job 386:
Design AYUMU, start of the top module:
module AYUMU(
	input CLK,
	input RST,
	input [31:0] INPUT,
	output [31:0] OUTPUT,
	output [15:0] IADDR,
	input [15:0] IDATA
);
clock: 9.12 ns
lec_check: 0
abc_area: 1
cap_margin: 20
cell_pad_in_sites_global_placement: 2
core_aspect_ratio: 1.61
core_margin: 2
core_utilization: 40
cts_cluster_size: 77
gpl_timing_driven: 0
max_routing_layer: met4
place_density_lb_addon: 0.17
setup_slack_margin: 1.61
slew_margin: 20
tns_end_percent: 35
run.sh (not shown) runs the stock make flow with config.mk's settings and CLKGATE_MAP_FILE=.
Job 386 went all the way through synthesis, placement and routing and the layout is clean on timing, DRC and antenna.
[inputs] job 8311 vs job 386
Settings: a deleted MAX_ROUTING_LAYER that had been met4; a deleted SETUP_SLACK_MARGIN that had been 1.61; a deleted CORE_ASPECT_RATIO that had been 1.61; a deleted CELL_PAD_IN_SITES_GLOBAL_PLACEMENT that had been 2; a deleted CTS_CLUSTER_SIZE that had been 77; a deleted ABC_AREA that had been 1; a deleted PLACE_DENSITY_LB_ADDON that had been 0.17; a deleted TNS_END_PERCENT that had been 35; a deleted GPL_TIMING_DRIVEN that had been 0; a change of the clock period (ns, I/O delays scaled along) from 9.12 to 6.9.
## What came out
Job 8311 ended with more largest vdd supply drop than job 386.
Taking job 386 as the reference, in job 8311 flip-flop and latch power up about 34%; cell area down 4.3%; number of logic inverters in the finished layout down 343; register fraction of the total cell area up 2.6 points.
Synthesis area per yosys, job 386 and job 8311, higher one = job 386.
Portion of the clock cycle consumed by the worst path in the final layout for job 8311 is lower than for job 386.
Job 8311: via total after detailed routing 29300 below job 386
Diff job 386 -> job 8311 | core utilization | decrease of 1.1 points
## Diff of input files: job 2648 against job 8311
Settings: CORE_UTILIZATION: 40 -> 72; PLACE_DENSITY: unset -> 0.4; CTS_CLUSTER_DIAMETER: unset -> 387; ABC_AREA: unset -> 1; the clock period (ns, I/O delays scaled along): 6.9 -> 3.83.
Notes after the runs:
Completing all stages was not enough for job 2648: its layout failed the final checks because of setup timing.
Note that the estimated wirelength of the detail-placed design recorded for job 8311 amounts to 0.909 times the value seen in job 2648.
| critical path depth | job 2648 vs job 8311 | 2 higher |
Run comparison: job 2648 capture point of the critical path ALU.RESULT[8]; job 8311 capture point of the critical path ALU.RESULT[6]
Compared to job 8311, job 2648 reaches a higher achievable clock.
Sort job 8311 and job 2648 by floorplan utilization, descending, and job 2648 comes first.
[compare] base=job 8311 new=job 2648: final cell count increased about 26%; height of the die decreased 130 µm; wire length reported by the detailed router increased 17%.
The following lists how job 1967 was set up differently from job 2648:
Settings: PLACE_DENSITY removed (was 0.4); CTS_CLUSTER_DIAMETER removed (was 387); CORE_UTILIZATION changed from 72 to 12; ABC_AREA removed (was 1); the clock period (ns, I/O delays scaled along) changed from 3.83 to 14.9.
==> results <==
Relative to job 2648, area of all placed cells without fillers has increased by about 4.6% in job 1967. Relative to job 2648, tightest slew margin relative to the limit increased by 2.4 points in job 1967. Job 1967 reached the final stage; the timing, design-rule and antenna checks on its layout passed. When job 1967 is set beside job 2648, its total number of tap cells turns out to be 500% larger. Detailed route, job 1967 vs job 2648: via total lower for job 1967. Between job 2648 and job 1967, the cell count went up. Leakage power summed over all cells (job 1967 over job 2648): decrease, 14%. Taking job 1967 as 1.0, job 2648 lands at 4.1 on total power after layout. Comparing job 1967 and job 2648, the lower number of buffers and inverters on the critical path is on job 2648. Yosys synthesis chip area, job 1967 vs job 2648: down slightly.


Starting RTL as in the previous note.
Design AYUMU, start of the top module:
module AYUMU(
	input CLK,
	input RST,
	input [31:0] INPUT,
	output [31:0] OUTPUT,
	output [15:0] IADDR,
	input [15:0] IDATA
);
reg [4:0] CLKS;
always @(posedge CLK) begin
	if (RST)
		CLKS <= 5'b00001;
	else begin
		case (CLKS)
			5'b00001: CLKS <= 5'b00010;
			5'b00010: CLKS <= 5'b00100;
			5'b00100: CLKS <= 5'b01000;
			5'b01000: CLKS <= 5'b10000;
			5'b10000: CLKS <= 5'b00001;
			default: CLKS <= 5'b00001;
		endcase
	end
end
wire EN_DC  = CLKS[0];
wire EN_EX  = CLKS[1];
wire EN_MEM = CLKS[2];
wire EN_WB  = CLKS[3];
wire EN_FT  = CLKS[4];
reg F_FLAG;
always @(posedge CLK) begin
	if (RST)
		F_FLAG <= 1'b0;
	else if (EN_EX)
		F_FLAG <= F_OUT;
end
wire [15:0] NEXT;
wire [15:0] ADDR;
wire [15:0] COMMAND;
wire [3:0] CAL;
wire [1:0] MODE;
wire [7:0] IM;
wire [3:0] REG_A_ADDR;
wire [3:0] REG_B_ADDR;
wire [3:0] REG_O_ADDR;
wire [1:0] REG_O_TYPE;
wire [1:0] JUMP_MODE;
wire REG_WRITE;
wire [1:0] SEL;
wire MEM_WRITE;
wire INOUT_FLAG;
wire [127:0] REG_R;
wire [63:0] REG_IO;
wire [63:0] REG_INT;
wire [7:0] REG_A;
wire [7:0] REG_B;
wire [7:0] INT_FLAG_OUT;
wire [7:0] ALU_OUT;
wire C_OUT;
wire F_OUT;
wire [7:0] DATA;
wire INT_PROCESS;
wire INT_TAKE = (INT_FLAG_OUT != 8'b0) & !INT_PROCESS;
assign OUTPUT[31:0] = REG_IO[31:0];
assign IADDR = ADDR;
assign COMMAND = IDATA;
PC PC(.CLK(CLK), .RST(RST), .EN(EN_FT), .NEXT(NEXT), .ADDR(ADDR));
DECODER DECODER(.COMMAND(COMMAND), .CAL(CAL), .MODE(MODE), .IM(IM), .REG_A(REG_A_ADDR), .REG_B(REG_B_ADDR),
															 .REG_O(REG_O_ADDR), .REG_O_TYPE(REG_O_TYPE), .JUMP_MODE(JUMP_MODE), .REG_WRITE(REG_WRITE),
															 .SEL(SEL), .MEM_WRITE(MEM_WRITE), .INOUT_FLAG(INOUT_FLAG));
REG_DC REG_DC(.CLK(CLK), .EN(EN_DC), .REG_R(REG_R), .SEL(SEL), .REG_A_ADDR(REG_A_ADDR),
													.REG_B_ADDR(REG_B_ADDR), .REG_O_ADDR(REG_O_ADDR), .IM(IM), .REG_A(REG_A), .REG_B(REG_B));
ALU ALU(.CLK(CLK), .RST(RST), .EN(EN_EX), .KILL(INT_TAKE), .IN_A(REG_A), .IN_B(REG_B), .CAL(CAL), .MODE(MODE), .OUT(ALU_OUT), .C_OUT(C_OUT), .F_OUT(F_OUT));
MEM MEM(.CLK(CLK), .EN(EN_MEM), .KILL(INT_TAKE), .REG_A(REG_A), .REG_B(REG_B), .ADDR(ALU_OUT), .MODE(MODE), .MEM_WRITE(MEM_WRITE), .Q(DATA));
  ...
clock: 10.0 ns
lec_check: 0
cap_margin: 20
cell_pad_in_sites_detail_placement: 1
core_margin: 2
core_utilization: 42
gpl_routability_driven: 0
gpl_timing_driven: 1
hold_slack_margin: 0.16
max_routing_layer: met4
slew_margin: 25
Next try:
- ABC_AREA: unset -> 1
- CELL_PAD_IN_SITES_DETAIL_PLACEMENT: 1 -> unset
- CORE_UTILIZATION: 42 -> 70
- CTS_CLUSTER_SIZE: unset -> 73
- GPL_ROUTABILITY_DRIVEN: 0 -> unset
- GPL_TIMING_DRIVEN: 1 -> unset
- HOLD_SLACK_MARGIN: 0.16 -> unset
- MAX_ROUTING_LAYER: met4 -> unset
- SLEW_MARGIN: 25 -> 20
- clock period: 10.0 -> 4.62 ns (I/O delays scaled with it)
Design area climbs by 2.1%.
Utilization rises by 32 points.
Sequential cell count stays the same.
Register-to-register slack is worse by 3.8 ns.
Worst hold slack stays flat.
Routed wire length rose by 7.0%.
Worst setup slack degrades by 2.8 ns.
Next try:
- ABC_AREA: 1 -> unset
- CORE_UTILIZATION: 70 -> 40
- CTS_CLUSTER_SIZE: 73 -> 70
- MAX_ROUTING_LAYER: unset -> met4
- clock period: 4.62 -> 6.0 ns (I/O delays scaled with it)
After rerunning:
- clock power shrinks by 14%
- design area shrinks by 0.49%
- utilization shrinks by 33 points
- worst setup slack gains 0.66 ns
- total power shrinks by 24%
- synthesized area shrinks by 1.8%
- routed wire length shrinks by 13%
Next try:
- CORE_MARGIN: 2 -> 5
- CORE_UTILIZATION: 40 -> 46
- CTS_CLUSTER_SIZE: 70 -> unset
- GPL_ROUTABILITY_DRIVEN: unset -> 0
- MAX_ROUTING_LAYER: met4 -> unset
- TNS_END_PERCENT: unset -> 60
- clock period: 6.0 -> 11.1 ns (I/O delays scaled with it)
The changed run finished clean; utilization grows by 5.9 points; register-to-register slack improved by 4.5 ns; area after synthesis is unchanged.
Next try:
- CORE_MARGIN: 5 -> 2
- CORE_UTILIZATION: 46 -> 55
- GPL_ROUTABILITY_DRIVEN: 0 -> unset
- TNS_END_PERCENT: 60 -> unset
- clock period: 11.1 -> 6.11 ns (I/O delays scaled with it)
Effect: Total power climbs by 80%. Count of clock-buffer cells in the layout climbs by 16. Register-to-register slack loses 4.6 ns.
Next try:
- ABC_AREA: unset -> 1
- CAP_MARGIN: 20 -> 15
- CORE_UTILIZATION: 55 -> 72
- CTS_CLUSTER_DIAMETER: unset -> 87
- PLACE_DENSITY: unset -> 0.36
- clock period: 6.11 -> 7.69 ns (I/O delays scaled with it)
The new run completed with no timing, DRC or antenna violations; power decreases by 19%; worst setup slack improves by 1.2 ns; utilization increases by 17 points.
No activity file was given, so power comes from the tool's default toggle rates.
